===== flow/run.sh =====
#!/bin/bash
# the make line also repeats each setting of config.mk as NAME=value (left out here)
make -C /OpenROAD-flow-scripts/flow DESIGN_CONFIG=/design/flow/config.mk WORK_HOME=/design/flow/orfs CLKGATE_MAP_FILE= finish

===== flow/constraint.sdc =====
create_clock -name core_clock -period 21.0 [get_ports {clk}]
set_input_delay 4.2000 -clock core_clock [delete_from_list [all_inputs] [get_ports {clk}]]
set_output_delay 4.2000 -clock core_clock [all_outputs]
set_load 0.01 [all_outputs]

===== flow/config.mk =====
export PLATFORM = sky130hd
export DESIGN_NAME = thresholding
export DESIGN_NICKNAME = thresholding
export VERILOG_FILES = /design/flow/design.v
export SDC_FILE = /design/flow/constraint.sdc
export NUM_CORES = 4
export LEC_CHECK = 0
export ABC_AREA = 1
export CAP_MARGIN = 20
export CELL_PAD_IN_SITES_DETAIL_PLACEMENT = 1
export CORE_ASPECT_RATIO = 0.5
export CORE_MARGIN = 2
export CORE_UTILIZATION = 65
export CTS_CLUSTER_SIZE = 79
export GPL_TIMING_DRIVEN = 1
export MIN_ROUTING_LAYER = met1
export PLACE_DENSITY_LB_ADDON = 0.0
export SLEW_MARGIN = 20

===== flow/design.v =====
`timescale 1ns / 1ps
module thresholding(
    input wire clk, reset, enable,
    input wire signed [11 : 0] sig,
    output reg signed [11 : 0] y,
    output reg done,
    output reg [11 : 0] id
    );
parameter N = 2048, W = 13, threshold = 84, MEAN = 958;
localparam IDLE = 1'b0,
           WAIT = 2'b1,
           WORKING = 1'b1;
reg signed [11 : 0] d [0 : W - 1];  
reg signed [11 : 0] th;
reg signed [16 : 0] sum;
reg signed [11 : 0] curr_avg;
wire signed [11 : 0] din_curr_avg;
wire signed [16 : 0] din_sum;
reg state;
wire signed [11 : 0] mean;
wire signed [11 : 0] sig_diff;
assign din_curr_avg = din_sum/W;
assign mean = MEAN;
assign sig_diff = sig - mean;
assign din_sum = (sum + sig_diff - d[W - 1]);
integer i, j;
always @ (posedge clk)
begin
    if(reset) begin
        for(i = 0; i < W; i = i + 1) begin
            d[i] <= 12'b0;
        end
        sum <= 17'b0;
        curr_avg <= 12'b0;
        th <= threshold;
        state <= IDLE;
        done <= 1'b0;
        id <= 12'b0;
    end
    else begin
        case(state)
        IDLE: begin
            if(enable == 1'b1) begin
                state <= WORKING;
                id <= 12'b111111111111;
            end
            done <= 1'b0;
        end
        WORKING: begin
            sum <= din_sum;
            curr_avg <= din_curr_avg;
            for(j = 1; j < W; j = j + 1) begin
                d[j] <= d[j - 1];
            end
            d[0] <= sig_diff;
            if(sig_diff >= th + curr_avg) begin
                y <= sig_diff;
            end
            else begin
                y <= 12'b0;
            end
            done <= 1'b1;
            id = id + 1;
            if(id == 2047)
                state <= IDLE;
        end
        endcase
    end
end
endmodule

==> results of run 1 <==
-- stage by stage --
step / std cells / hold WS (ns) / cell area, um2 / setup slack [ns]
2_1_floorplan: 1779 / 0.4453 / 12160 / 7.415
3_3_place_gp: 1996 / 0.4557 / 12630 / 5.592
==> metrics.txt, run 1 <==
# HELP chip_impl_metric Metrics from one implementation run
# TYPE chip_impl_metric gauge
chip_impl_metric{name="io_pins",unit=""} 40
chip_impl_metric{name="chipWidth",unit="um"} 197.4
chip_impl_info{name="run.stop_error",value="[ERROR DPL-0033] detailed placement checks failed during check placement."} 1
chip_impl_metric{name="fp_nets",unit=""} 1849
chip_impl_info{name="postSynth.topFlopCell",value="sky130_fd_sc_hd__dfxtp_1"} 1
chip_impl_metric{name="globalplace.congestion",unit=""} 0.9294
chip_impl_metric{name="core",unit="mm2"} 0.01835
chip_impl_info{name="yosys.cell_count.top_type",value="sky130_fd_sc_hd__nor2_1"} 1
chip_impl_info{name="top_cells_by_count",value="sky130_fd_sc_hd__nor2_1, sky130_fd_sc_hd__nand2_1, sky130_fd_sc_hd__inv_1"} 1
chip_impl_metric{name="mux_area_share",unit="%"} 0
chip_impl_metric{name="netlist_instances",unit=""} 1779
chip_impl_metric{name="synth-cells-yosys",unit=""} 1779
chip_impl_metric{name="port_buffers",unit=""} 39
chip_impl_metric{name="chip_area",unit="mm2"} 0.01988
chip_impl_metric{name="ys_seq_share",unit="%"} 35.73
chip_impl_info{name="synthTopLogicFamily",value="simple AND/OR/NAND/NOR gates"} 1
chip_impl_metric{name="die_h",unit="um"} 100.7
chip_impl_metric{name="synthArstFlopShare",unit="%"} 0
chip_impl_metric{name="synth-compound-area-share",unit="%"} 13.15
chip_impl_metric{name="post_synth_and_or_nand_nor_area_fraction",unit="%"} 31.09
chip_impl_info{name="ys_top_cells_by_area",value="sky130_fd_sc_hd__dfxtp_1, sky130_fd_sc_hd__nor2_1, sky130_fd_sc_hd__nand2_1, sky130_fd_sc_hd__inv_1, sky130_fd_sc_hd__o21ai_0"} 1
chip_impl_info{name="stop_stage",value="3_5_place_dp"} 1
chip_impl_metric{name="initial_core_util",unit="%"} 66.26
chip_impl_metric{name="yosys.area_share.adder",unit="%"} 6.648
chip_impl_metric{name="synth.distinct_cells",unit=""} 51
chip_impl_metric{name="post_synth_xor_area_fraction",unit="%"} 3.242
chip_impl_metric{name="postSynthRegisterBits",unit=""} 211
chip_impl_metric{name="post_synth_instance_area",unit="mm2"} 0.01216
chip_impl_metric{name="syn_area_per_cell",unit="um2"} 6.834
chip_impl_info{name="synth_area_leader_cell",value="sky130_fd_sc_hd__dfxtp_1"} 1
chip_impl_metric{name="synthesis.yosys.warnings",unit=""} 2
chip_impl_metric{name="enable_flop_cells",unit=""} 12
chip_impl_metric{name="ys_area",unit="mm2"} 0.01216
chip_impl_info{name="result_of_the_run",value="aborted with a tool error"} 1
chip_impl_metric{name="fp-row-count",unit=""} 35
chip_impl_metric{name="post-synth-top-area-fraction",unit="%"} 32.77
==> inputs of run 2 (changes only) <==
ABC_AREA = 0   (was 1)
CELL_PAD_IN_SITES_DETAIL_PLACEMENT = 2   (was 1)
CELL_PAD_IN_SITES_GLOBAL_PLACEMENT = 1   (was default)
CORE_ASPECT_RATIO = default   (was 0.5)
CORE_MARGIN = 6   (was 2)
CORE_UTILIZATION = 59   (was 65)
CTS_CLUSTER_SIZE = 78   (was 79)
GPL_TIMING_DRIVEN = 0   (was 1)
HOLD_SLACK_MARGIN = 0.08   (was default)
MIN_ROUTING_LAYER = default   (was met1)
PLACE_DENSITY_LB_ADDON = default   (was 0.0)
SLEW_MARGIN = 15   (was 20)
TNS_END_PERCENT = 85   (was default)
clock period = 10.7 ns   (was 21.0 ns; I/O delays follow)
==> metrics.txt, run 2 <==
# HELP chip_impl_metric Metrics from one implementation run
# TYPE chip_impl_metric gauge
chip_impl_info{name="result_of_the_run",value="aborted with a tool error"} 1
chip_impl_info{name="stop_stage",value="3_5_place_dp"} 1
chip_impl_info{name="run.stop_error",value="[ERROR DPL-0033] detailed placement checks failed during check placement."} 1
chip_impl_metric{name="syn_area_per_cell",unit="um2"} 8.693
chip_impl_metric{name="synthArstFlopShare",unit="%"} 0
chip_impl_metric{name="post_synth_instance_area",unit="mm2"} 0.01333
chip_impl_info{name="top_cells_by_count",value="sky130_fd_sc_hd__nor2_1, sky130_fd_sc_hd__dfxtp_1, sky130_fd_sc_hd__mux2i_1"} 1
chip_impl_metric{name="yosys.area_share.adder",unit="%"} 6.290
chip_impl_info{name="postSynth.topFlopCell",value="sky130_fd_sc_hd__dfxtp_1"} 1
chip_impl_info{name="synth_area_leader_cell",value="sky130_fd_sc_hd__dfxtp_1"} 1
chip_impl_metric{name="synth-compound-area-share",unit="%"} 19.55
chip_impl_metric{name="chipWidth",unit="um"} 162.3
chip_impl_metric{name="postSynthRegisterBits",unit=""} 211
chip_impl_metric{name="synth.distinct_cells",unit=""} 109
chip_impl_info{name="ys_top_cells_by_area",value="sky130_fd_sc_hd__dfxtp_1, sky130_fd_sc_hd__mux2i_1, sky130_fd_sc_hd__nor2_1, sky130_fd_sc_hd__ha_1, sky130_fd_sc_hd__edfxtp_1"} 1
chip_impl_metric{name="initial_core_util",unit="%"} 60.69
chip_impl_metric{name="synth-cells-yosys",unit=""} 1533
chip_impl_metric{name="core",unit="mm2"} 0.02196
chip_impl_metric{name="post-synth-top-area-fraction",unit="%"} 29.89
chip_impl_metric{name="enable_flop_cells",unit=""} 12
chip_impl_metric{name="mux_area_share",unit="%"} 14.03
chip_impl_metric{name="io_pins",unit=""} 40
chip_impl_metric{name="port_buffers",unit=""} 38
chip_impl_metric{name="synthesis.yosys.warnings",unit=""} 2
chip_impl_metric{name="ys_area",unit="mm2"} 0.01333
chip_impl_metric{name="fp-row-count",unit=""} 54
chip_impl_metric{name="fp_nets",unit=""} 1603
chip_impl_metric{name="post_synth_and_or_nand_nor_area_fraction",unit="%"} 17.69
chip_impl_metric{name="chip_area",unit="mm2"} 0.02634
chip_impl_metric{name="ys_seq_share",unit="%"} 32.60
chip_impl_metric{name="post_synth_xor_area_fraction",unit="%"} 4.976
chip_impl_metric{name="netlist_instances",unit=""} 1533
chip_impl_metric{name="globalplace.congestion",unit=""} 0.9023
chip_impl_info{name="synthTopLogicFamily",value="AND-OR/OR-AND gates"} 1
chip_impl_metric{name="die_h",unit="um"} 162.3
chip_impl_info{name="yosys.cell_count.top_type",value="sky130_fd_sc_hd__nor2_1"} 1
## run 2: metrics by stage
stage | setup TNS (ns) | cell area [um2]
after global placement | -51.01 | 14410
after floorplan | -18.13 | 13680
==> inputs of run 3 (changes only) <==
ABC_AREA = 1   (was 0)
CELL_PAD_IN_SITES_DETAIL_PLACEMENT = 0   (was 2)
CELL_PAD_IN_SITES_GLOBAL_PLACEMENT = default   (was 1)
CORE_MARGIN = 2   (was 6)
CORE_UTILIZATION = 34   (was 59)
CTS_CLUSTER_DIAMETER = 55   (was default)
CTS_CLUSTER_SIZE = 45   (was 78)
GPL_ROUTABILITY_DRIVEN = 0   (was default)
HOLD_SLACK_MARGIN = default   (was 0.08)
PLACE_DENSITY_LB_ADDON = 0.17   (was default)
SETUP_SLACK_MARGIN = 2.27   (was default)
SLEW_MARGIN = 0   (was 15)
TNS_END_PERCENT = 20   (was 85)
clock period = 12.6 ns   (was 10.7 ns; I/O delays follow)
==> metrics.txt, run 3 <==
# HELP chip_impl_metric Physical implementation figures
# TYPE chip_impl_metric gauge
chip_impl_metric{name="placed_cells",unit=""} 2279
chip_impl_metric{name="numClockSinks",unit=""} 211
chip_impl_metric{name="area_growth_syn_to_layout",unit="%"} 31.70
chip_impl_metric{name="wl_met2",unit="mm"} 17.12
chip_impl_metric{name="fp-row-count",unit=""} 69
chip_impl_metric{name="antenna_cells_inserted",unit=""} 0
chip_impl_metric{name="post_synth_instance_area",unit="mm2"} 0.01216
chip_impl_metric{name="post_synth_xor_area_fraction",unit="%"} 3.242
chip_impl_metric{name="yosys.area_share.adder",unit="%"} 6.648
chip_impl_metric{name="report.final.setup_viol",unit=""} 0
chip_impl_metric{name="enable_flop_cells",unit=""} 12
chip_impl_metric{name="hold_violations",unit=""} 0
chip_impl_metric{name="drt-vias-per-instance",unit=""} 4.758
chip_impl_metric{name="timing.critical_path.depth",unit=""} 90
chip_impl_metric{name="detail_route.wl_per_cell",unit="um"} 14.56
chip_impl_metric{name="chip_area",unit="mm2"} 0.03729
chip_impl_info{name="critical_path.startpoint",value="sig[1]"} 1
chip_impl_metric{name="cts.htree.levels",unit=""} 1
chip_impl_metric{name="post_synth_and_or_nand_nor_area_fraction",unit="%"} 31.09
chip_impl_metric{name="slew_violations",unit=""} 0
chip_impl_metric{name="final.period_utilization",unit="%"} 94.00
chip_impl_metric{name="hold-path-cell-count",unit=""} 2
chip_impl_info{name="ys_top_cells_by_area",value="sky130_fd_sc_hd__dfxtp_1, sky130_fd_sc_hd__nor2_1, sky130_fd_sc_hd__nand2_1, sky130_fd_sc_hd__inv_1, sky130_fd_sc_hd__o21ai_0"} 1
chip_impl_info{name="crit_type",value="input pin to flop"} 1
chip_impl_metric{name="clk_path_buf_depth",unit=""} 3
chip_impl_metric{name="worst-endpoint-required",unit="ns"} 13.00
chip_impl_metric{name="ys_seq_share",unit="%"} 35.73
chip_impl_metric{name="mux_area_share",unit="%"} 0
chip_impl_metric{name="ctsHoldBuffers",unit=""} 0
chip_impl_info{name="setup.worst_path.start_class",value="input pin"} 1
chip_impl_metric{name="synthesis.yosys.warnings",unit=""} 2
chip_impl_info{name="clk_root_buffer_cell",value="sky130_fd_sc_hd__clkbuf_16"} 1
chip_impl_metric{name="core",unit="mm2"} 0.03540
chip_impl_metric{name="route.antenna.remaining_nets",unit=""} 0
chip_impl_metric{name="grt_antenna_before_repair",unit=""} 0
chip_impl_metric{name="globalRouteTotalUtil",unit="%"} 18.45
chip_impl_metric{name="netlist_instances",unit=""} 1779
chip_impl_metric{name="finish.instance_area",unit="mm2"} 0.01601
chip_impl_info{name="unrepaired_setup_endpoints_after_global_routing",value="yes"} 1
chip_impl_info{name="r2r_start",value="sum[1]"} 1
chip_impl_info{name="hold_start",value="curr_avg[1]"} 1
chip_impl_info{name="yosys.cell_count.top_type",value="sky130_fd_sc_hd__nor2_1"} 1
chip_impl_metric{name="initial_core_util",unit="%"} 34.35
chip_impl_metric{name="tool_warnings",unit=""} 32
chip_impl_metric{name="port_buffers",unit=""} 38
chip_impl_metric{name="ys_area",unit="mm2"} 0.01216
chip_impl_metric{name="chipWidth",unit="um"} 193.1
chip_impl_metric{name="hold_slack",unit="ns"} 0.4688
chip_impl_metric{name="synth-cells-yosys",unit=""} 1779
chip_impl_metric{name="via_count",unit=""} 11440
chip_impl_metric{name="finalCriticalPeriod",unit="ns"} 11.84
chip_impl_metric{name="worst_ep_arrival_time",unit="ns"} 12.24
chip_impl_metric{name="max_freq",unit="MHz"} 84.43
chip_impl_metric{name="synthArstFlopShare",unit="%"} 0
chip_impl_info{name="critical_path.reg2reg.endpoint",value="curr_avg[8]"} 1
chip_impl_metric{name="reg2reg_slack",unit="ns"} 2.92
chip_impl_metric{name="post_detailed_placement_cell_area",unit="mm2"} 0.01328
chip_impl_metric{name="layout.filler_cells",unit=""} 3576
chip_impl_metric{name="met1Wirelength",unit="mm"} 16.49
chip_impl_metric{name="syn_area_per_cell",unit="um2"} 6.834
chip_impl_metric{name="post-synth-top-area-fraction",unit="%"} 32.77
chip_impl_metric{name="fin_cells",unit=""} 2404
chip_impl_metric{name="r2r.worst_path.cells",unit=""} 81
chip_impl_info{name="worst_min_path_class",value="flop to flop"} 1
chip_impl_metric{name="clock_latency",unit="ns"} 0.52
chip_impl_metric{name="slew_headroom",unit="%"} 44.46
chip_impl_metric{name="die_h",unit="um"} 193.1
chip_impl_info{name="critical_path.slowest_cell",value="sky130_fd_sc_hd__fa_1"} 1
chip_impl_info{name="cts_tree",value="done"} 1
chip_impl_metric{name="final_net_count",unit=""} 1999
chip_impl_metric{name="numCtsBuffers",unit=""} 21
chip_impl_metric{name="met3WireLength",unit="um"} 945
chip_impl_metric{name="grt_pass1_wl",unit="mm"} 55.43
chip_impl_metric{name="grt_remaining_overflow",unit=""} 0
chip_impl_metric{name="detail_route.first_pass.iterations",unit=""} 5
chip_impl_metric{name="skew",unit="ns"} 0.02855
chip_impl_info{name="critical_path.endpoint",value="curr_avg[8]"} 1
chip_impl_metric{name="remaining_drc_errors",unit=""} 0
chip_impl_metric{name="cap_violations",unit=""} 0
chip_impl_metric{name="synth.distinct_cells",unit=""} 51
chip_impl_metric{name="io_pins",unit=""} 40
chip_impl_info{name="synthTopLogicFamily",value="simple AND/OR/NAND/NOR gates"} 1
chip_impl_metric{name="routed_wirelength",unit="mm"} 35.00
chip_impl_metric{name="fp_nets",unit=""} 1849
chip_impl_metric{name="first_global_vias",unit=""} 10900
chip_impl_metric{name="synth-compound-area-share",unit="%"} 13.15
chip_impl_info{name="critical_path.top_delay_family",value="simple AND/OR/NAND/NOR gates"} 1
chip_impl_info{name="top_cells_by_count",value="sky130_fd_sc_hd__nor2_1, sky130_fd_sc_hd__nand2_1, sky130_fd_sc_hd__inv_1"} 1
chip_impl_info{name="synth_area_leader_cell",value="sky130_fd_sc_hd__dfxtp_1"} 1
chip_impl_info{name="route.top_layer_used",value="met4"} 1
chip_impl_info{name="endpoint_kind_of_the_worst_setup_timing_path",value="flop"} 1
chip_impl_metric{name="max_slew.worst_pin.slew",unit="ns"} 0.8303
chip_impl_info{name="critical_path_s_most_frequent_cell",value="sky130_fd_sc_hd__nand2_4"} 1
chip_impl_metric{name="postSynthRegisterBits",unit=""} 211
chip_impl_metric{name="critPathBufInv",unit=""} 12
chip_impl_metric{name="grt_start_max_net_pins",unit=""} 24
chip_impl_info{name="hold_end",value="curr_avg[1]"} 1
chip_impl_metric{name="hpwl",unit="mm"} 25.04
chip_impl_metric{name="largest_fanout_on_the_critical_path",unit=""} 8
chip_impl_info{name="postSynth.topFlopCell",value="sky130_fd_sc_hd__dfxtp_1"} 1
chip_impl_metric{name="worst_path_largest_cell_delay",unit="ns"} 0.56
chip_impl_metric{name="drt_iter0_drc",unit=""} 505
chip_impl_info{name="result_of_the_run",value="complete, no violations"} 1
chip_impl_metric{name="clk_pin_slew",unit="ns"} 0.07
run 3: metal layers:
layer | up-vias | GRT usage, %
li1 | 5940 | -
met2 | 131 | 33.16
met4 | 0 | 2.593
met3 | 36 | 1.774
met5 | - | 0
met1 | 5332 | 24.45
run 3: layout make-up:
class                      instances  area (um2)  area share, %
buffer                            67       264.0          1.649
timing repair buffer             127        1074          6.705
clock buffer                      21       525.5          3.282
clock inverter                    16       216.5          1.352
multi-input combinational       1243        8023          50.11
inverter                         258       988.4          6.173
tap                              461       576.8          3.602
sequential                       211        4344          27.13
run 3: metrics by stage:
step                      TNS, ns  setup slack, ns  utilization [%]
after global routing            0           0.1055            45.24
after floorplan                 0            1.038                -
final                           0           0.7560            45.24
after global placement     -16.09           -1.714            37.50
after detailed placement   -17.33           -1.811            37.52
after CTS                       0           0.7801            42.80
run 3: what timing repair did:
action,CTS,global route
endpoints found under the hold margin,0,0
pin swaps,99,109
setup endpoints to repair,12,12
resized,199,157
setup buffers,60,28
==> inputs of run 4 (changes only) <==
ABC_AREA = default   (was 1)
CELL_PAD_IN_SITES_DETAIL_PLACEMENT = 1   (was 0)
CORE_ASPECT_RATIO = 1.43   (was default)
CORE_MARGIN = 7   (was 2)
CORE_UTILIZATION = 55   (was 34)
CTS_CLUSTER_DIAMETER = default   (was 55)
CTS_CLUSTER_SIZE = default   (was 45)
GPL_ROUTABILITY_DRIVEN = default   (was 0)
GPL_TIMING_DRIVEN = default   (was 0)
HOLD_SLACK_MARGIN = -0.04   (was default)
PLACE_DENSITY_LB_ADDON = 0.26   (was 0.17)
SETUP_SLACK_MARGIN = default   (was 2.27)
SLEW_MARGIN = 20   (was 0)
TNS_END_PERCENT = 45   (was 20)
clock period = 14.0 ns   (was 12.6 ns; I/O delays follow)
==> metrics.txt, run 4 <==
# HELP chip_impl_metric Metrics from one implementation run
# TYPE chip_impl_metric gauge
chip_impl_metric{name="placed_cells",unit=""} 2060
chip_impl_metric{name="post_synth_and_or_nand_nor_area_fraction",unit="%"} 17.69
chip_impl_info{name="yosys.cell_count.top_type",value="sky130_fd_sc_hd__nor2_1"} 1
chip_impl_metric{name="io_pins",unit=""} 40
chip_impl_metric{name="netlist_instances",unit=""} 1533
chip_impl_info{name="result_of_the_run",value="aborted with a tool error"} 1
chip_impl_metric{name="globalplace.congestion",unit=""} 0.9690
chip_impl_metric{name="synthArstFlopShare",unit="%"} 0
chip_impl_metric{name="yosys.area_share.adder",unit="%"} 6.290
chip_impl_info{name="top_cells_by_count",value="sky130_fd_sc_hd__nor2_1, sky130_fd_sc_hd__dfxtp_1, sky130_fd_sc_hd__mux2i_1"} 1
chip_impl_metric{name="post_synth_xor_area_fraction",unit="%"} 4.976
chip_impl_metric{name="chipWidth",unit="um"} 144.2
chip_impl_info{name="stop_stage",value="4_1_cts"} 1
chip_impl_metric{name="syn_area_per_cell",unit="um2"} 8.693
chip_impl_metric{name="synth-compound-area-share",unit="%"} 19.55
chip_impl_metric{name="synth.distinct_cells",unit=""} 109
chip_impl_metric{name="hpwl",unit="mm"} 40.71
chip_impl_metric{name="fp-row-count",unit=""} 68
chip_impl_metric{name="synthesis.yosys.warnings",unit=""} 2
chip_impl_metric{name="synth-cells-yosys",unit=""} 1533
chip_impl_metric{name="post-synth-top-area-fraction",unit="%"} 29.89
chip_impl_metric{name="die_h",unit="um"} 200.1
chip_impl_metric{name="port_buffers",unit=""} 39
chip_impl_metric{name="ys_seq_share",unit="%"} 32.60
chip_impl_metric{name="enable_flop_cells",unit=""} 12
chip_impl_info{name="postSynth.topFlopCell",value="sky130_fd_sc_hd__dfxtp_1"} 1
chip_impl_info{name="run.stop_error",value="[ERROR DPL-0033] detailed placement checks failed during check placement."} 1
chip_impl_info{name="synthTopLogicFamily",value="AND-OR/OR-AND gates"} 1
chip_impl_metric{name="chip_area",unit="mm2"} 0.02885
chip_impl_info{name="ys_top_cells_by_area",value="sky130_fd_sc_hd__dfxtp_1, sky130_fd_sc_hd__mux2i_1, sky130_fd_sc_hd__nor2_1, sky130_fd_sc_hd__ha_1, sky130_fd_sc_hd__edfxtp_1"} 1
chip_impl_metric{name="mux_area_share",unit="%"} 14.03
chip_impl_info{name="synth_area_leader_cell",value="sky130_fd_sc_hd__dfxtp_1"} 1
chip_impl_metric{name="post_synth_instance_area",unit="mm2"} 0.01333
chip_impl_metric{name="initial_core_util",unit="%"} 55.54
chip_impl_metric{name="core",unit="mm2"} 0.02399
chip_impl_metric{name="fp_nets",unit=""} 1603
chip_impl_metric{name="postSynthRegisterBits",unit=""} 211
chip_impl_metric{name="ys_area",unit="mm2"} 0.01333
[run 4: through the flow]
step | hold slack [ns] | cell area (um2) | worst slack, ns
2_1_floorplan | 0.4560 | 13330 | 0.1614
3_3_place_gp | 0.4715 | 15720 | -0.5029
3_5_place_dp | 0.4864 | 15720 | -1.868
==> inputs of run 5 (changes only) <==
CELL_PAD_IN_SITES_DETAIL_PLACEMENT = 2   (was 1)
CELL_PAD_IN_SITES_GLOBAL_PLACEMENT = 3   (was default)
CORE_ASPECT_RATIO = 1.5   (was 1.43)
CORE_MARGIN = 2   (was 7)
CORE_UTILIZATION = 58   (was 55)
CTS_CLUSTER_DIAMETER = 192   (was default)
GPL_ROUTABILITY_DRIVEN = 1   (was default)
GPL_TIMING_DRIVEN = 0   (was default)
HOLD_SLACK_MARGIN = default   (was -0.04)
MAX_ROUTING_LAYER = met4   (was default)
MIN_ROUTING_LAYER = met1   (was default)
PLACE_DENSITY = 0.64   (was default)
PLACE_DENSITY_LB_ADDON = default   (was 0.26)
SETUP_SLACK_MARGIN = 0.83   (was default)
SLEW_MARGIN = 40   (was 20)
TNS_END_PERCENT = 30   (was 45)
clock period = 14.5 ns   (was 14.0 ns; I/O delays follow)
==> metrics.txt, run 5 <==
# HELP chip_impl_metric Metrics from one implementation run
# TYPE chip_impl_metric gauge
chip_impl_info{name="yosys.cell_count.top_type",value="sky130_fd_sc_hd__nor2_1"} 1
chip_impl_info{name="stop_stage",value="3_1_place_gp_skip_io"} 1
chip_impl_info{name="synth_area_leader_cell",value="sky130_fd_sc_hd__dfxtp_1"} 1
chip_impl_metric{name="enable_flop_cells",unit=""} 12
chip_impl_metric{name="core",unit="mm2"} 0.02247
chip_impl_metric{name="mux_area_share",unit="%"} 14.03
chip_impl_info{name="postSynth.topFlopCell",value="sky130_fd_sc_hd__dfxtp_1"} 1
chip_impl_metric{name="synth.distinct_cells",unit=""} 109
chip_impl_metric{name="initial_core_util",unit="%"} 59.32
chip_impl_metric{name="chip_area",unit="mm2"} 0.02423
chip_impl_metric{name="fp-row-count",unit=""} 67
chip_impl_metric{name="ys_seq_share",unit="%"} 32.60
chip_impl_metric{name="ys_area",unit="mm2"} 0.01333
chip_impl_metric{name="netlist_instances",unit=""} 1533
chip_impl_info{name="ys_top_cells_by_area",value="sky130_fd_sc_hd__dfxtp_1, sky130_fd_sc_hd__mux2i_1, sky130_fd_sc_hd__nor2_1, sky130_fd_sc_hd__ha_1, sky130_fd_sc_hd__edfxtp_1"} 1
chip_impl_metric{name="fp_nets",unit=""} 1603
chip_impl_info{name="result_of_the_run",value="aborted with a tool error"} 1
chip_impl_info{name="run.stop_error",value="[ERROR GPL-0301] Utilization 124.549 % exceeds 100%."} 1
chip_impl_metric{name="synthesis.yosys.warnings",unit=""} 2
chip_impl_metric{name="syn_area_per_cell",unit="um2"} 8.693
chip_impl_metric{name="post-synth-top-area-fraction",unit="%"} 29.89
chip_impl_metric{name="synthArstFlopShare",unit="%"} 0
chip_impl_info{name="synthTopLogicFamily",value="AND-OR/OR-AND gates"} 1
chip_impl_metric{name="post_synth_xor_area_fraction",unit="%"} 4.976
chip_impl_metric{name="post_synth_instance_area",unit="mm2"} 0.01333
chip_impl_metric{name="yosys.area_share.adder",unit="%"} 6.290
chip_impl_metric{name="chipWidth",unit="um"} 127.8
chip_impl_info{name="top_cells_by_count",value="sky130_fd_sc_hd__nor2_1, sky130_fd_sc_hd__dfxtp_1, sky130_fd_sc_hd__mux2i_1"} 1
chip_impl_metric{name="synth-compound-area-share",unit="%"} 19.55
chip_impl_metric{name="synth-cells-yosys",unit=""} 1533
chip_impl_metric{name="post_synth_and_or_nand_nor_area_fraction",unit="%"} 17.69
chip_impl_metric{name="die_h",unit="um"} 189.7
chip_impl_metric{name="postSynthRegisterBits",unit=""} 211
==> inputs of run 6 (changes only) <==
CELL_PAD_IN_SITES_DETAIL_PLACEMENT = default   (was 2)
CELL_PAD_IN_SITES_GLOBAL_PLACEMENT = default   (was 3)
CORE_ASPECT_RATIO = default   (was 1.5)
CORE_UTILIZATION = 66   (was 58)
CTS_CLUSTER_DIAMETER = default   (was 192)
CTS_CLUSTER_SIZE = 42   (was default)
GPL_ROUTABILITY_DRIVEN = default   (was 1)
GPL_TIMING_DRIVEN = default   (was 0)
HOLD_SLACK_MARGIN = 0.29   (was default)
MAX_ROUTING_LAYER = default   (was met4)
MIN_ROUTING_LAYER = default   (was met1)
PLACE_DENSITY = default   (was 0.64)
SETUP_SLACK_MARGIN = -0.65   (was 0.83)
SLEW_MARGIN = 20   (was 40)
TNS_END_PERCENT = default   (was 30)
clock period = 10.1 ns   (was 14.5 ns; I/O delays follow)
==> metrics.txt, run 6 <==
# HELP chip_impl_metric Metrics from one implementation run
# TYPE chip_impl_metric gauge
chip_impl_metric{name="placed_cells",unit=""} 2081
chip_impl_info{name="synthTopLogicFamily",value="AND-OR/OR-AND gates"} 1
chip_impl_info{name="postSynth.topFlopCell",value="sky130_fd_sc_hd__dfxtp_1"} 1
chip_impl_metric{name="globalplace.congestion",unit=""} 0.8970
chip_impl_metric{name="enable_flop_cells",unit=""} 12
chip_impl_metric{name="chipWidth",unit="um"} 146.1
chip_impl_metric{name="netlist_instances",unit=""} 1533
chip_impl_metric{name="clk_path_buf_depth",unit=""} 3
chip_impl_info{name="stop_stage",value="5_1_grt"} 1
chip_impl_metric{name="post_detailed_placement_cell_area",unit="mm2"} 0.01649
chip_impl_metric{name="cts.htree.levels",unit=""} 1
chip_impl_metric{name="grt_remaining_overflow",unit=""} 73
chip_impl_metric{name="yosys.area_share.adder",unit="%"} 6.290
chip_impl_metric{name="io_pins",unit=""} 40
chip_impl_info{name="result_of_the_run",value="aborted with a tool error"} 1
chip_impl_metric{name="ys_area",unit="mm2"} 0.01333
chip_impl_info{name="yosys.cell_count.top_type",value="sky130_fd_sc_hd__nor2_1"} 1
chip_impl_metric{name="post_synth_instance_area",unit="mm2"} 0.01333
chip_impl_metric{name="synth-cells-yosys",unit=""} 1533
chip_impl_metric{name="post_synth_xor_area_fraction",unit="%"} 4.976
chip_impl_metric{name="synth.distinct_cells",unit=""} 109
chip_impl_metric{name="numClockSinks",unit=""} 211
chip_impl_metric{name="synthArstFlopShare",unit="%"} 0
chip_impl_info{name="top_cells_by_count",value="sky130_fd_sc_hd__nor2_1, sky130_fd_sc_hd__dfxtp_1, sky130_fd_sc_hd__mux2i_1"} 1
chip_impl_metric{name="synth-compound-area-share",unit="%"} 19.55
chip_impl_metric{name="post-synth-top-area-fraction",unit="%"} 29.89
chip_impl_metric{name="hpwl",unit="mm"} 27.60
chip_impl_metric{name="postSynthRegisterBits",unit=""} 211
chip_impl_metric{name="initial_core_util",unit="%"} 67.81
chip_impl_info{name="clk_root_buffer_cell",value="sky130_fd_sc_hd__clkbuf_16"} 1
chip_impl_metric{name="ys_seq_share",unit="%"} 32.60
chip_impl_metric{name="port_buffers",unit=""} 39
chip_impl_metric{name="fp_nets",unit=""} 1603
chip_impl_metric{name="core",unit="mm2"} 0.01965
chip_impl_metric{name="globalRouteTotalUtil",unit="%"} 69.81
chip_impl_info{name="run.stop_error",value="[ERROR GRT-0232] Routing congestion too high. Check the congestion heatmap in the GUI."} 1
chip_impl_metric{name="syn_area_per_cell",unit="um2"} 8.693
chip_impl_metric{name="chip_area",unit="mm2"} 0.02134
chip_impl_metric{name="synthesis.yosys.warnings",unit=""} 2
chip_impl_info{name="ys_top_cells_by_area",value="sky130_fd_sc_hd__dfxtp_1, sky130_fd_sc_hd__mux2i_1, sky130_fd_sc_hd__nor2_1, sky130_fd_sc_hd__ha_1, sky130_fd_sc_hd__edfxtp_1"} 1
chip_impl_metric{name="dpl_worst_slack",unit="ns"} -3.351
chip_impl_metric{name="ctsHoldBuffers",unit=""} 0
chip_impl_metric{name="post_synth_and_or_nand_nor_area_fraction",unit="%"} 17.69
chip_impl_metric{name="die_h",unit="um"} 146.1
chip_impl_metric{name="mux_area_share",unit="%"} 14.03
chip_impl_metric{name="numCtsBuffers",unit=""} 20
chip_impl_metric{name="fp-row-count",unit=""} 51
chip_impl_info{name="synth_area_leader_cell",value="sky130_fd_sc_hd__dfxtp_1"} 1
run 6: timing repair:
action | 4_1_cts
setup buffers | 49
endpoints found under the hold margin | 0
gates cloned | 1
pin swaps | 66
setup endpoints to repair | 12
resized | 150
run 6: routing by layer:
metal	GRT overflow	GRT usage [%]
met1	0	70.40
met2	36	91.79
met3	0	46.78
met4	37	71.80
met5	0	9.318
==> inputs of run 7 (changes only) <==
clock period = 6.94 ns   (was 10.1 ns; I/O delays follow)
==> metrics.txt, run 7 <==
# HELP chip_impl_metric Physical implementation figures
# TYPE chip_impl_metric gauge
chip_impl_info{name="result_of_the_run",value="finished with violations"} 1
chip_impl_info{name="failed_checks",value="negative setup slack"} 1
chip_impl_metric{name="clk_pin_slew",unit="ns"} 0.07
chip_impl_metric{name="grtUsageMet2",unit="%"} 77.36
chip_impl_metric{name="flop_area",unit="mm2"} 0.004348
chip_impl_metric{name="remaining_drc_errors",unit=""} 0
chip_impl_metric{name="hold_violations",unit=""} 0
chip_impl_metric{name="final_net_count",unit=""} 1969
chip_impl_metric{name="first_global_vias",unit=""} 14600
chip_impl_metric{name="globalRouteTotalUtil",unit="%"} 44.06
chip_impl_metric{name="ys_seq_share",unit="%"} 32.60
chip_impl_metric{name="critPathBufInv",unit=""} 8
chip_impl_metric{name="chip_area",unit="mm2"} 0.02134
chip_impl_metric{name="tool_warnings",unit=""} 40
chip_impl_metric{name="skew",unit="ns"} 0.03900
chip_impl_metric{name="worst_path_largest_cell_delay",unit="ns"} 0.73
chip_impl_info{name="busiest_layer",value="met2"} 1
chip_impl_metric{name="hold-path-cell-count",unit=""} 2
chip_impl_metric{name="placed_cells",unit=""} 2082
chip_impl_info{name="critical_path.reg2reg.endpoint",value="curr_avg[6]"} 1
chip_impl_metric{name="netlist_instances",unit=""} 1533
chip_impl_info{name="cts_tree",value="done"} 1
chip_impl_metric{name="worst-endpoint-required",unit="ns"} 7.28
chip_impl_metric{name="layout.filler_cells",unit=""} 534
chip_impl_info{name="critical_path.top_delay_family",value="AND-OR/OR-AND gates"} 1
chip_impl_metric{name="grt_remaining_overflow",unit=""} 0
chip_impl_metric{name="max_freq",unit="MHz"} 74.71
chip_impl_info{name="clk_root_buffer_cell",value="sky130_fd_sc_hd__clkbuf_16"} 1
chip_impl_metric{name="ys_area",unit="mm2"} 0.01333
chip_impl_metric{name="port_buffers",unit=""} 39
chip_impl_metric{name="drt_iter0_drc",unit=""} 3367
chip_impl_metric{name="finish.utilization",unit="%"} 94.77
chip_impl_metric{name="report.final.setup_viol",unit=""} 12
chip_impl_metric{name="final.period_utilization",unit="%"} 192.9
chip_impl_metric{name="fp-row-count",unit=""} 51
chip_impl_metric{name="grt_pass1_wl",unit="mm"} 76.49
chip_impl_metric{name="initial_core_util",unit="%"} 67.81
chip_impl_info{name="critical_path.endpoint",value="curr_avg[6]"} 1
chip_impl_metric{name="syn_area_per_cell",unit="um2"} 8.693
chip_impl_metric{name="numClockSinks",unit=""} 211
chip_impl_info{name="synth_area_leader_cell",value="sky130_fd_sc_hd__dfxtp_1"} 1
chip_impl_metric{name="post-synth-top-area-fraction",unit="%"} 29.89
chip_impl_info{name="unrepaired_setup_endpoints_after_global_routing",value="yes"} 1
chip_impl_metric{name="yosys.area_share.adder",unit="%"} 6.290
chip_impl_metric{name="fp_nets",unit=""} 1603
chip_impl_metric{name="die_h",unit="um"} 146.1
chip_impl_metric{name="largest_fanout_on_the_critical_path",unit=""} 10
chip_impl_metric{name="slew_violations",unit=""} 0
chip_impl_metric{name="core",unit="mm2"} 0.01965
chip_impl_metric{name="detail_route.wl_per_cell",unit="um"} 29.41
chip_impl_metric{name="synth.distinct_cells",unit=""} 109
chip_impl_info{name="top_cells_by_count",value="sky130_fd_sc_hd__nor2_1, sky130_fd_sc_hd__dfxtp_1, sky130_fd_sc_hd__mux2i_1"} 1
chip_impl_metric{name="grtUsageMet3",unit="%"} 7.781
chip_impl_metric{name="r2r.worst_path.cells",unit=""} 54
chip_impl_info{name="r2r_start",value="sum[1]"} 1
chip_impl_metric{name="synthArstFlopShare",unit="%"} 0
chip_impl_metric{name="detail_route.first_pass.iterations",unit=""} 22
chip_impl_metric{name="timing.critical_path.depth",unit=""} 51
chip_impl_info{name="critical_path.startpoint",value="sig[2]"} 1
chip_impl_metric{name="worst_ep_arrival_time",unit="ns"} 13.73
chip_impl_metric{name="enable_flop_cells",unit=""} 12
chip_impl_metric{name="reg2reg_slack",unit="ns"} -5.31
chip_impl_metric{name="cap_violations",unit=""} 0
chip_impl_metric{name="fin_cells",unit=""} 2180
chip_impl_info{name="ys_top_cells_by_area",value="sky130_fd_sc_hd__dfxtp_1, sky130_fd_sc_hd__mux2i_1, sky130_fd_sc_hd__nor2_1, sky130_fd_sc_hd__ha_1, sky130_fd_sc_hd__edfxtp_1"} 1
chip_impl_metric{name="synth-cells-yosys",unit=""} 1533
chip_impl_metric{name="routed_wirelength",unit="mm"} 64.11
chip_impl_metric{name="globalRouteMet1Util",unit="%"} 49.88
chip_impl_metric{name="slew_headroom",unit="%"} 22.91
chip_impl_metric{name="synthesis.yosys.warnings",unit=""} 2
chip_impl_metric{name="dpl_worst_slack",unit="ns"} -6.049
chip_impl_metric{name="postSynthRegisterBits",unit=""} 211
chip_impl_metric{name="post_detailed_placement_cell_area",unit="mm2"} 0.01651
chip_impl_info{name="crit_type",value="input pin to flop"} 1
chip_impl_metric{name="post_synth_instance_area",unit="mm2"} 0.01333
chip_impl_metric{name="grt_start_max_net_pins",unit=""} 143
chip_impl_metric{name="area_growth_syn_to_layout",unit="%"} 39.76
chip_impl_metric{name="post_synth_and_or_nand_nor_area_fraction",unit="%"} 17.69
chip_impl_metric{name="multiInputGateArea",unit="mm2"} 0.009530
chip_impl_info{name="setup.worst_path.start_class",value="input pin"} 1
chip_impl_info{name="postSynth.topFlopCell",value="sky130_fd_sc_hd__dfxtp_1"} 1
chip_impl_metric{name="finish.instance_area",unit="mm2"} 0.01863
chip_impl_metric{name="hpwl",unit="mm"} 28.36
chip_impl_info{name="yosys.cell_count.top_type",value="sky130_fd_sc_hd__nor2_1"} 1
chip_impl_metric{name="grt_antenna_before_repair",unit=""} 3
chip_impl_metric{name="clk_path_buf_depth",unit=""} 3
chip_impl_info{name="critical_path.slowest_cell",value="sky130_fd_sc_hd__a21oi_1"} 1
chip_impl_info{name="worst_min_path_class",value="flop to flop"} 1
chip_impl_metric{name="ctsHoldBuffers",unit=""} 0
chip_impl_info{name="endpoint_kind_of_the_worst_setup_timing_path",value="flop"} 1
chip_impl_info{name="hold_start",value="d[1][11]"} 1
chip_impl_metric{name="fin_setup_tns",unit="ns"} -74.17
chip_impl_metric{name="post_synth_xor_area_fraction",unit="%"} 4.976
chip_impl_metric{name="io_pins",unit=""} 40
chip_impl_metric{name="final_worst_slack",unit="ns"} -6.446
chip_impl_info{name="synthTopLogicFamily",value="AND-OR/OR-AND gates"} 1
chip_impl_metric{name="finalCriticalPeriod",unit="ns"} 13.39
chip_impl_info{name="critical_path_s_most_frequent_cell",value="sky130_fd_sc_hd__buf_4"} 1
chip_impl_metric{name="hold_slack",unit="ns"} 0.5102
chip_impl_metric{name="globalplace.congestion",unit=""} 0.9056
chip_impl_metric{name="numCtsBuffers",unit=""} 20
chip_impl_info{name="hold_end",value="d[1][11]"} 1
chip_impl_metric{name="via_count",unit=""} 16400
chip_impl_metric{name="cts.htree.levels",unit=""} 1
chip_impl_metric{name="chipWidth",unit="um"} 146.1
chip_impl_metric{name="mux_area_share",unit="%"} 14.03
chip_impl_metric{name="drt-vias-per-instance",unit=""} 7.522
chip_impl_metric{name="route.antenna.remaining_nets",unit=""} 0
chip_impl_metric{name="synth-compound-area-share",unit="%"} 19.55
chip_impl_metric{name="clock_latency",unit="ns"} 0.53
chip_impl_metric{name="max_slew.worst_pin.slew",unit="ns"} 1.156
-- run 7: area by class of cell --
cell class | count | share of cell area, %
diodes | 2 | 0.02687
clock buffers | 26 | 2.976
well taps | 265 | 1.780
multi-input cells | 1161 | 51.17
flip-flops and latches | 211 | 23.34
inverters | 75 | 1.525
repair buffers | 430 | 18.43
clock inverters | 10 | 0.7524
-- run 7: layer usage --
layer	routed length, um	vias to the layer above
met1	19790	7399
met4	8263	0
li1	-	6273
met3	8866	898
met5	0	-
met2	27180	1827
-- run 7: timing repair --
item | CTS | global route
pin swaps | 25 | 73
setup endpoints to repair | 12 | 12
buffers inserted | 22 | 45
gates cloned | 0 | 1
resized | 85 | 125
==> inputs of run 8 (changes only) <==
CAP_MARGIN = 15   (was 20)
CELL_PAD_IN_SITES_DETAIL_PLACEMENT = 1   (was default)
CORE_ASPECT_RATIO = 1.43   (was default)
CORE_MARGIN = 7   (was 2)
CORE_UTILIZATION = 55   (was 66)
CTS_CLUSTER_SIZE = 91   (was 42)
GPL_ROUTABILITY_DRIVEN = 0   (was default)
HOLD_SLACK_MARGIN = -0.04   (was 0.29)
MIN_ROUTING_LAYER = met2   (was default)
PLACE_DENSITY_LB_ADDON = 0.26   (was default)
SETUP_SLACK_MARGIN = 1.14   (was -0.65)
SLEW_MARGIN = 25   (was 20)
TNS_END_PERCENT = 45   (was default)
clock period = 14.0 ns   (was 6.94 ns; I/O delays follow)
==> metrics.txt, run 8 <==
# HELP chip_impl_metric Metrics from one implementation run
# TYPE chip_impl_metric gauge
chip_impl_info{name="result_of_the_run",value="aborted with a tool error"} 1
chip_impl_info{name="stop_stage",value="5_1_grt"} 1
chip_impl_info{name="run.stop_error",value="[ERROR GRT-0116] Global routing finished with congestion. Check the congestion regions in the DRC Viewer."} 1
chip_impl_metric{name="ys_seq_share",unit="%"} 32.60
chip_impl_info{name="clk_root_buffer_cell",value="sky130_fd_sc_hd__clkbuf_16"} 1
chip_impl_metric{name="placed_cells",unit=""} 1962
chip_impl_metric{name="synthesis.yosys.warnings",unit=""} 2
chip_impl_metric{name="numClockSinks",unit=""} 211
chip_impl_metric{name="initial_core_util",unit="%"} 55.54
chip_impl_metric{name="post_detailed_placement_cell_area",unit="mm2"} 0.01528
chip_impl_metric{name="port_buffers",unit=""} 39
chip_impl_info{name="synthTopLogicFamily",value="AND-OR/OR-AND gates"} 1
chip_impl_metric{name="cts.htree.levels",unit=""} 1
chip_impl_metric{name="chipWidth",unit="um"} 144.2
chip_impl_metric{name="post_synth_and_or_nand_nor_area_fraction",unit="%"} 17.69
chip_impl_metric{name="synthArstFlopShare",unit="%"} 0
chip_impl_metric{name="synth.distinct_cells",unit=""} 109
chip_impl_metric{name="synth-cells-yosys",unit=""} 1533
chip_impl_metric{name="netlist_instances",unit=""} 1533
chip_impl_metric{name="syn_area_per_cell",unit="um2"} 8.693
chip_impl_metric{name="fp_nets",unit=""} 1603
chip_impl_metric{name="dpl_worst_slack",unit="ns"} -1.135
chip_impl_metric{name="globalRouteTotalUtil",unit="%"} 87.83
chip_impl_metric{name="io_pins",unit=""} 40
chip_impl_metric{name="post_synth_instance_area",unit="mm2"} 0.01333
chip_impl_info{name="synth_area_leader_cell",value="sky130_fd_sc_hd__dfxtp_1"} 1
chip_impl_metric{name="grt_remaining_overflow",unit=""} 411
chip_impl_metric{name="post-synth-top-area-fraction",unit="%"} 29.89
chip_impl_metric{name="numCtsBuffers",unit=""} 20
chip_impl_metric{name="mux_area_share",unit="%"} 14.03
chip_impl_metric{name="clk_path_buf_depth",unit=""} 3
chip_impl_info{name="postSynth.topFlopCell",value="sky130_fd_sc_hd__dfxtp_1"} 1
chip_impl_info{name="yosys.cell_count.top_type",value="sky130_fd_sc_hd__nor2_1"} 1
chip_impl_metric{name="hpwl",unit="mm"} 36.44
chip_impl_metric{name="enable_flop_cells",unit=""} 12
chip_impl_info{name="top_cells_by_count",value="sky130_fd_sc_hd__nor2_1, sky130_fd_sc_hd__dfxtp_1, sky130_fd_sc_hd__mux2i_1"} 1
chip_impl_metric{name="core",unit="mm2"} 0.02399
chip_impl_metric{name="ys_area",unit="mm2"} 0.01333
chip_impl_metric{name="post_synth_xor_area_fraction",unit="%"} 4.976
chip_impl_metric{name="die_h",unit="um"} 200.1
chip_impl_metric{name="fp-row-count",unit=""} 68
chip_impl_metric{name="yosys.area_share.adder",unit="%"} 6.290
chip_impl_metric{name="synth-compound-area-share",unit="%"} 19.55
chip_impl_metric{name="postSynthRegisterBits",unit=""} 211
chip_impl_info{name="ys_top_cells_by_area",value="sky130_fd_sc_hd__dfxtp_1, sky130_fd_sc_hd__mux2i_1, sky130_fd_sc_hd__nor2_1, sky130_fd_sc_hd__ha_1, sky130_fd_sc_hd__edfxtp_1"} 1
chip_impl_metric{name="chip_area",unit="mm2"} 0.02885
## run 8: per-stage QoR
step	util (%)	setup TNS (ns)
floorplan	-	0
global placement	63.69	-0.3073
detailed placement	63.69	-9.930
CTS	71.03	0
## run 8: what timing repair did
item                                    CTS
pin swaps                                64
buffers inserted                         54
hold buffers                              0
resized                                 177
hold endpoints to repair                  0
endpoints found under the setup margin   12
## run 8: per-layer routing
| layer | overflow | GRT usage [%] |
|---|---|---|
| met1 | - | - |
| met2 | 84 | 87.78 |
| met3 | 197 | 96.38 |
| met4 | 85 | 75.80 |
| met5 | 45 | 85.33 |
==> inputs of run 9 (changes only) <==
CAP_MARGIN = 35   (was 15)
CELL_PAD_IN_SITES_DETAIL_PLACEMENT = default   (was 1)
CORE_ASPECT_RATIO = 1.11   (was 1.43)
CORE_MARGIN = 2   (was 7)
CORE_UTILIZATION = 72   (was 55)
CTS_CLUSTER_DIAMETER = 389   (was default)
CTS_CLUSTER_SIZE = 34   (was 91)
GPL_ROUTABILITY_DRIVEN = default   (was 0)
HOLD_SLACK_MARGIN = 0.27   (was -0.04)
MAX_ROUTING_LAYER = met4   (was default)
MIN_ROUTING_LAYER = met1   (was met2)
PLACE_DENSITY_LB_ADDON = 0.03   (was 0.26)
SETUP_SLACK_MARGIN = default   (was 1.14)
SLEW_MARGIN = 35   (was 25)
TNS_END_PERCENT = default   (was 45)
clock period = 12.9 ns   (was 14.0 ns; I/O delays follow)
==> metrics.txt, run 9 <==
# HELP chip_impl_metric Metrics from one implementation run
# TYPE chip_impl_metric gauge
chip_impl_metric{name="port_buffers",unit=""} 39
chip_impl_info{name="ys_top_cells_by_area",value="sky130_fd_sc_hd__dfxtp_1, sky130_fd_sc_hd__mux2i_1, sky130_fd_sc_hd__nor2_1, sky130_fd_sc_hd__ha_1, sky130_fd_sc_hd__edfxtp_1"} 1
chip_impl_metric{name="core",unit="mm2"} 0.01822
chip_impl_metric{name="numClockSinks",unit=""} 211
chip_impl_info{name="run.stop_error",value="[ERROR GRT-0116] Global routing finished with congestion. Check the congestion regions in the DRC Viewer."} 1
chip_impl_metric{name="ys_area",unit="mm2"} 0.01333
chip_impl_metric{name="placed_cells",unit=""} 2011
chip_impl_info{name="stop_stage",value="5_1_grt"} 1
chip_impl_metric{name="cts.htree.levels",unit=""} 1
chip_impl_metric{name="synthArstFlopShare",unit="%"} 0
chip_impl_metric{name="synth-compound-area-share",unit="%"} 19.55
chip_impl_metric{name="ys_seq_share",unit="%"} 32.60
chip_impl_metric{name="globalplace.congestion",unit=""} 0.9457
chip_impl_metric{name="ctsHoldBuffers",unit=""} 0
chip_impl_metric{name="initial_core_util",unit="%"} 73.15
chip_impl_metric{name="clk_path_buf_depth",unit=""} 3
chip_impl_metric{name="post_synth_xor_area_fraction",unit="%"} 4.976
chip_impl_metric{name="fp_nets",unit=""} 1603
chip_impl_metric{name="chipWidth",unit="um"} 133.1
chip_impl_metric{name="synth.distinct_cells",unit=""} 109
chip_impl_metric{name="mux_area_share",unit="%"} 14.03
chip_impl_metric{name="post_synth_instance_area",unit="mm2"} 0.01333
chip_impl_metric{name="globalRouteTotalUtil",unit="%"} 68.41
chip_impl_metric{name="die_h",unit="um"} 147.3
chip_impl_info{name="clk_root_buffer_cell",value="sky130_fd_sc_hd__clkbuf_16"} 1
chip_impl_info{name="yosys.cell_count.top_type",value="sky130_fd_sc_hd__nor2_1"} 1
chip_impl_info{name="synth_area_leader_cell",value="sky130_fd_sc_hd__dfxtp_1"} 1
chip_impl_metric{name="post_detailed_placement_cell_area",unit="mm2"} 0.01610
chip_impl_metric{name="numCtsBuffers",unit=""} 10
chip_impl_metric{name="synthesis.yosys.warnings",unit=""} 2
chip_impl_metric{name="fp-row-count",unit=""} 52
chip_impl_metric{name="synth-cells-yosys",unit=""} 1533
chip_impl_metric{name="hpwl",unit="mm"} 29.89
chip_impl_info{name="postSynth.topFlopCell",value="sky130_fd_sc_hd__dfxtp_1"} 1
chip_impl_metric{name="grt_remaining_overflow",unit=""} 45
chip_impl_info{name="top_cells_by_count",value="sky130_fd_sc_hd__nor2_1, sky130_fd_sc_hd__dfxtp_1, sky130_fd_sc_hd__mux2i_1"} 1
chip_impl_metric{name="syn_area_per_cell",unit="um2"} 8.693
chip_impl_metric{name="post-synth-top-area-fraction",unit="%"} 29.89
chip_impl_metric{name="yosys.area_share.adder",unit="%"} 6.290
chip_impl_metric{name="dpl_worst_slack",unit="ns"} -1.312
chip_impl_metric{name="postSynthRegisterBits",unit=""} 211
chip_impl_metric{name="io_pins",unit=""} 40
chip_impl_metric{name="enable_flop_cells",unit=""} 12
chip_impl_info{name="synthTopLogicFamily",value="AND-OR/OR-AND gates"} 1
chip_impl_metric{name="post_synth_and_or_nand_nor_area_fraction",unit="%"} 17.69
chip_impl_metric{name="chip_area",unit="mm2"} 0.01961
chip_impl_metric{name="netlist_instances",unit=""} 1533
chip_impl_info{name="result_of_the_run",value="aborted with a tool error"} 1
run 9: metal layers:
layer  GRT overflow  track usage [%]
met5              -                -
met4             20            73.24
met3              1            37.72
met2             23            92.12
met1              1            65.84
run 9: timing repair:
action                     in CTS
setup endpoints to repair      12
gates resized                 151
buffers inserted               52
pin swaps                      78
==> inputs of run 10 (changes only) <==
CAP_MARGIN = 25   (was 35)
CELL_PAD_IN_SITES_DETAIL_PLACEMENT = 2   (was default)
CELL_PAD_IN_SITES_GLOBAL_PLACEMENT = 3   (was default)
CORE_ASPECT_RATIO = 1.5   (was 1.11)
CORE_UTILIZATION = 58   (was 72)
CTS_CLUSTER_DIAMETER = 192   (was 389)
CTS_CLUSTER_SIZE = default   (was 34)
GPL_ROUTABILITY_DRIVEN = 0   (was default)
GPL_TIMING_DRIVEN = 0   (was default)
HOLD_SLACK_MARGIN = default   (was 0.27)
MAX_ROUTING_LAYER = met5   (was met4)
PLACE_DENSITY = 0.64   (was default)
PLACE_DENSITY_LB_ADDON = default   (was 0.03)
SETUP_SLACK_MARGIN = 0.83   (was default)
SLEW_MARGIN = 40   (was 35)
TNS_END_PERCENT = 50   (was default)
clock period = 9.82 ns   (was 12.9 ns; I/O delays follow)
==> metrics.txt, run 10 <==
# HELP chip_impl_metric Metrics from one implementation run
# TYPE chip_impl_metric gauge
chip_impl_info{name="result_of_the_run",value="aborted with a tool error"} 1
chip_impl_info{name="stop_stage",value="3_1_place_gp_skip_io"} 1
chip_impl_info{name="run.stop_error",value="[ERROR GPL-0301] Utilization 125.594 % exceeds 100%."} 1
chip_impl_metric{name="initial_core_util",unit="%"} 59.32
chip_impl_metric{name="chip_area",unit="mm2"} 0.02423
chip_impl_metric{name="yosys.area_share.adder",unit="%"} 6.290
chip_impl_metric{name="enable_flop_cells",unit=""} 12
chip_impl_metric{name="mux_area_share",unit="%"} 14.03
chip_impl_metric{name="synth.distinct_cells",unit=""} 109
chip_impl_metric{name="post-synth-top-area-fraction",unit="%"} 29.89
chip_impl_metric{name="netlist_instances",unit=""} 1533
chip_impl_metric{name="synth-cells-yosys",unit=""} 1533
chip_impl_metric{name="post_synth_xor_area_fraction",unit="%"} 4.976
chip_impl_metric{name="fp_nets",unit=""} 1603
chip_impl_metric{name="fp-row-count",unit=""} 67
chip_impl_metric{name="synthArstFlopShare",unit="%"} 0
chip_impl_metric{name="core",unit="mm2"} 0.02247
chip_impl_metric{name="post_synth_instance_area",unit="mm2"} 0.01333
chip_impl_metric{name="die_h",unit="um"} 189.7
chip_impl_info{name="postSynth.topFlopCell",value="sky130_fd_sc_hd__dfxtp_1"} 1
chip_impl_metric{name="ys_area",unit="mm2"} 0.01333
chip_impl_metric{name="chipWidth",unit="um"} 127.8
chip_impl_info{name="synth_area_leader_cell",value="sky130_fd_sc_hd__dfxtp_1"} 1
chip_impl_info{name="yosys.cell_count.top_type",value="sky130_fd_sc_hd__nor2_1"} 1
chip_impl_metric{name="ys_seq_share",unit="%"} 32.60
chip_impl_info{name="ys_top_cells_by_area",value="sky130_fd_sc_hd__dfxtp_1, sky130_fd_sc_hd__mux2i_1, sky130_fd_sc_hd__nor2_1, sky130_fd_sc_hd__ha_1, sky130_fd_sc_hd__edfxtp_1"} 1
chip_impl_metric{name="synth-compound-area-share",unit="%"} 19.55
chip_impl_metric{name="synthesis.yosys.warnings",unit=""} 2
chip_impl_metric{name="syn_area_per_cell",unit="um2"} 8.693
chip_impl_info{name="synthTopLogicFamily",value="AND-OR/OR-AND gates"} 1
chip_impl_metric{name="post_synth_and_or_nand_nor_area_fraction",unit="%"} 17.69
chip_impl_metric{name="postSynthRegisterBits",unit=""} 211
chip_impl_info{name="top_cells_by_count",value="sky130_fd_sc_hd__nor2_1, sky130_fd_sc_hd__dfxtp_1, sky130_fd_sc_hd__mux2i_1"} 1
